// uart_rx
module uart_rx
  #(parameter CLKS_PER_BIT = 104)
  (
   input        i_Clock,
   input        i_Rst,
   input        i_Rx_Serial,
   output reg [15:0] o_Rx_Byte,
  output reg square_wave,
  output reg pin1,
  output  reg pin2
  );
Size: about 4900 cells after synthesis, ~110 flip-flops, roughly 29000 sq um of cells after synthesis.
==> flow/config.mk <==
export PLATFORM = sky130hd
export DESIGN_NAME = uart_rx
export DESIGN_NICKNAME = uart_rx
export VERILOG_FILES = /design/flow/design.v
export SDC_FILE = /design/flow/constraint.sdc
export NUM_CORES = 4
export LEC_CHECK = 0
export ABC_AREA = 1
export CAP_MARGIN = 0
export CELL_PAD_IN_SITES_DETAIL_PLACEMENT = 1
export CORE_ASPECT_RATIO = 0.64
export CORE_MARGIN = 2
export CORE_UTILIZATION = 25
export GPL_ROUTABILITY_DRIVEN = 0
export GPL_TIMING_DRIVEN = 0
export HOLD_SLACK_MARGIN = 0.29
export MAX_ROUTING_LAYER = met4
export MIN_ROUTING_LAYER = met2
export PLACE_DENSITY_LB_ADDON = 0.17
export SETUP_SLACK_MARGIN = 5.0
export SLEW_MARGIN = 20
==> flow/constraint.sdc <==
create_clock -name core_clock -period 93.5 [get_ports {i_Clock}]
set_input_delay 18.7000 -clock core_clock [delete_from_list [all_inputs] [get_ports {i_Clock}]]
set_output_delay 18.7000 -clock core_clock [all_outputs]
set_load 0.01 [all_outputs]
run.sh (not shown) runs the stock make flow with config.mk's settings and CLKGATE_MAP_FILE=.
The first run ran to the end with no violations.
==> next run, changes <==
Settings changed: ABC_AREA 1 to 0, CAP_MARGIN 0 to 5, CELL_PAD_IN_SITES_DETAIL_PLACEMENT 1 to 0, CELL_PAD_IN_SITES_GLOBAL_PLACEMENT from default to 3, CORE_ASPECT_RATIO 0.64 to 0.78, CORE_MARGIN 2 to 3, CTS_CLUSTER_DIAMETER from default to 277, CTS_CLUSTER_SIZE from default to 59, GPL_TIMING_DRIVEN 0 to 1, HOLD_SLACK_MARGIN 0.29 to default.
- wire length rises by 14%
- setup slack loses 2.2 ns
- critical path depth drops by 90
- area after synthesis climbs by 3.2%
- global-route usage is higher by 2.1 points
- hold slack is about the same
- cell count is lower by 8.4%
- non-clock buffer count climbs by 20


The RTL this note starts from:
==> flow/design.v <==
module uart_rx
  #(parameter CLKS_PER_BIT = 104)
  (
   input        i_Clock,
   input        i_Rst,
   input        i_Rx_Serial,
   output reg [15:0] o_Rx_Byte,
  output reg square_wave,
  output reg pin1,
  output  reg pin2
  );
  parameter s_IDLE         = 3'b000;
  parameter s_RX_START_BIT = 3'b001;
  parameter s_RX_DATA_BITS = 3'b010;
  parameter s_RX_STOP_BIT  = 3'b011;
  parameter s_CLEANUP      = 3'b100;
  reg  [7:0] data_check;
  reg [7:0] first_8bit;
  reg [7:0] second_8bit;
  reg           r_Rx_Data_R;
  reg           r_Rx_Data;
  reg [15:0]     r_Clock_Count;
  reg [4:0]     r_Bit_Index;  
  reg [15:0]     r_Rx_Byte;
  reg [2:0]     r_SM_Main;
wire [60:0] distZ = 61'hFFFFFFFFFFFFFF;
reg [23:0] counter;
reg toggle;
reg toggle_n;
wire [23:0] store;
wire [15:0] distA;
reg [15:0] distB;
reg stop;
reg [15:0] rpm;
assign distA =40*distZ;
assign store = (rpm == 16'd0) ? 24'hFFFFFF : (18 * 100000)/ rpm;
  always @(posedge i_Clock)
    begin
    if (i_Rst)
    begin
      r_Rx_Data_R <= 1'b1;
      r_Rx_Data   <= 1'b1;
      o_Rx_Byte   <= 16'd0;
      rpm         <= 16'd0;
      counter     <= 24'd0;
      toggle      <= 1'b1;
      distB       <= 16'd0;
      stop        <= 1'b0;
      square_wave <= 1'b1;
      pin1        <= 1'b0;
      pin2        <= 1'b0;
    end
    else
    begin
      r_Rx_Data_R <= i_Rx_Serial;
      r_Rx_Data   <= i_Rx_Serial;
     o_Rx_Byte[15:8] <= second_8bit;
     o_Rx_Byte[7:0] <= first_8bit;
     rpm <= {second_8bit, first_8bit};
toggle_n = toggle;
if (stop==0)
begin
counter <= counter + 1;
if (counter >= store )
begin
toggle_n = ~toggle;
toggle <= toggle_n;
counter<=0;
if (second_8bit[7] == 0)
begin
pin1 <= 0;
pin2 <= 1;
end
else
begin
pin1 <= 1;
pin2 <= 0;
end
if (toggle_n==0)
begin
distB <= distB +1;
end
end
if (distB ==distA)
begin
stop <= 1;
end
else
begin
square_wave <= toggle_n;
end
end
end
end
always @(posedge i_Clock)
begin
    if (i_Rst)
    begin
      r_SM_Main     <= s_IDLE;
      r_Clock_Count <= 16'd0;
      r_Bit_Index   <= 5'd0;
      r_Rx_Byte     <= 16'd0;
      data_check    <= 8'h00;
      first_8bit    <= 8'h00;
      second_8bit   <= 8'h00;
    end
    else
      case (r_SM_Main)
        s_IDLE :
          begin
            r_Clock_Count <= 0;
            r_Bit_Index   <= 0;
            if (r_Rx_Data == 1'b0)           
              r_SM_Main <= s_RX_START_BIT;
            else
              r_SM_Main <= s_IDLE;
          end
        s_RX_START_BIT :
          begin
            if (r_Clock_Count == (CLKS_PER_BIT-1)/2)
              begin
                if (r_Rx_Data == 1'b0)
                  begin
                    r_Clock_Count <= 0;   
                    r_SM_Main     <= s_RX_DATA_BITS;
                  end
                else
                  r_SM_Main <= s_IDLE;
              end
            else
              begin
                r_Clock_Count <= r_Clock_Count + 1;
                r_SM_Main     <= s_RX_START_BIT;
              end
          end  
        s_RX_DATA_BITS :
          begin
            if (r_Clock_Count < CLKS_PER_BIT-1)
              begin
                r_Clock_Count <= r_Clock_Count + 1;
                r_SM_Main     <= s_RX_DATA_BITS;
              end
            else
              begin
                r_Clock_Count          <= 0;
                r_Rx_Byte[r_Bit_Index] <= r_Rx_Data;
                if (r_Bit_Index < 8)
                  begin
                    r_Bit_Index <= r_Bit_Index + 1;
                    r_SM_Main   <= s_RX_DATA_BITS;
                  end
                else
                  begin
						 if (data_check == 8'h01)
						 begin
                   first_8bit <= r_Rx_Byte[7:0];
						 data_check <= 8'h00;
						 end
						 if (data_check == 8'h00)
						 begin
					second_8bit <= r_Rx_Byte[7:0];
						 data_check <= 8'h01;
						 end
                    r_Bit_Index <= 0;
                    r_SM_Main   <= s_RX_STOP_BIT;
                  end
              end
          end  
        s_RX_STOP_BIT :
          begin
            if (r_Clock_Count < CLKS_PER_BIT-1)
              begin
                r_Clock_Count <= r_Clock_Count + 1;
                r_SM_Main     <= s_RX_STOP_BIT;
              end
            else
              begin
                r_Clock_Count <= 0;
                r_SM_Main     <= s_CLEANUP;
              end
          end  
        s_CLEANUP :
          begin
            r_SM_Main <= s_IDLE;
          end
        default :
          r_SM_Main <= s_IDLE;
      endcase
    end
endmodule  
clock: 93.5 ns
lec_check: 0
abc_area: 1
cap_margin: 5
cell_pad_in_sites_detail_placement: 1
cell_pad_in_sites_global_placement: 3
core_aspect_ratio: 0.94
core_margin: 3
core_utilization: 25
cts_cluster_diameter: 277
cts_cluster_size: 59
gpl_routability_driven: 0
gpl_timing_driven: 1
max_routing_layer: met4
min_routing_layer: met2
place_density_lb_addon: 0.17
setup_slack_margin: 5.0
slew_margin: 20
==> next run, changes <==
Settings changed: ABC_AREA 1 to default, CAP_MARGIN 5 to 20, CELL_PAD_IN_SITES_DETAIL_PLACEMENT 1 to default, CELL_PAD_IN_SITES_GLOBAL_PLACEMENT 3 to default, CORE_ASPECT_RATIO 0.94 to default, CORE_MARGIN 3 to 2, CORE_UTILIZATION 25 to 58, CTS_CLUSTER_DIAMETER 277 to default, CTS_CLUSTER_SIZE 59 to default, GPL_ROUTABILITY_DRIVEN 0 to default, GPL_TIMING_DRIVEN 1 to default, MAX_ROUTING_LAYER met4 to default, MIN_ROUTING_LAYER met2 to default, PLACE_DENSITY_LB_ADDON 0.17 to default, SETUP_SLACK_MARGIN 5.0 to default.
Clock period 93.5 ns to 52.1 ns, I/O delays scaled along.
Result:
- With this change the flow stopped in global routing (GRT-0116)
- synthesized cell count is lower by about 12%
- die size is lower by 56%
- synthesized area is higher by 3.2%
==> next run, changes <==
Settings changed: CORE_ASPECT_RATIO from default to 1.85, CORE_UTILIZATION 58 to 54.
Clock period 52.1 ns to 100.0 ns, I/O delays scaled along.
Effect: The changed run ran to the end with no violations; die area climbs by a little under a tenth; synthesized cell count is unchanged; area after synthesis stays the same.
==> next run, changes <==
Settings changed: CORE_ASPECT_RATIO 1.85 to 0.5, CORE_UTILIZATION 54 to 61, CTS_CLUSTER_DIAMETER from default to 96, CTS_CLUSTER_SIZE from default to 98, PLACE_DENSITY from default to 0.43, TNS_END_PERCENT from default to 95.
The new run went through all stages and came out clean.
Cell count came out lower by 1.6%.
Fmax stays flat.
Worst hold slack stays flat.
Global-route usage shrinks by 0.39 points.
Critical path depth went up by 4.
Count of clock-buffer cells in the layout shrinks by 5.
Core utilization grows by 7.2 points.
==> next run, changes <==
Settings changed: CORE_ASPECT_RATIO 0.5 to 1.44, CORE_UTILIZATION 61 to 40, CTS_CLUSTER_DIAMETER 96 to default, CTS_CLUSTER_SIZE 98 to 49, PLACE_DENSITY 0.43 to default, TNS_END_PERCENT 95 to default.
What happened: Global-route usage shrinks by 13 points; via count shrinks by 4.3%; count of clock-buffer cells in the layout grows by 3.
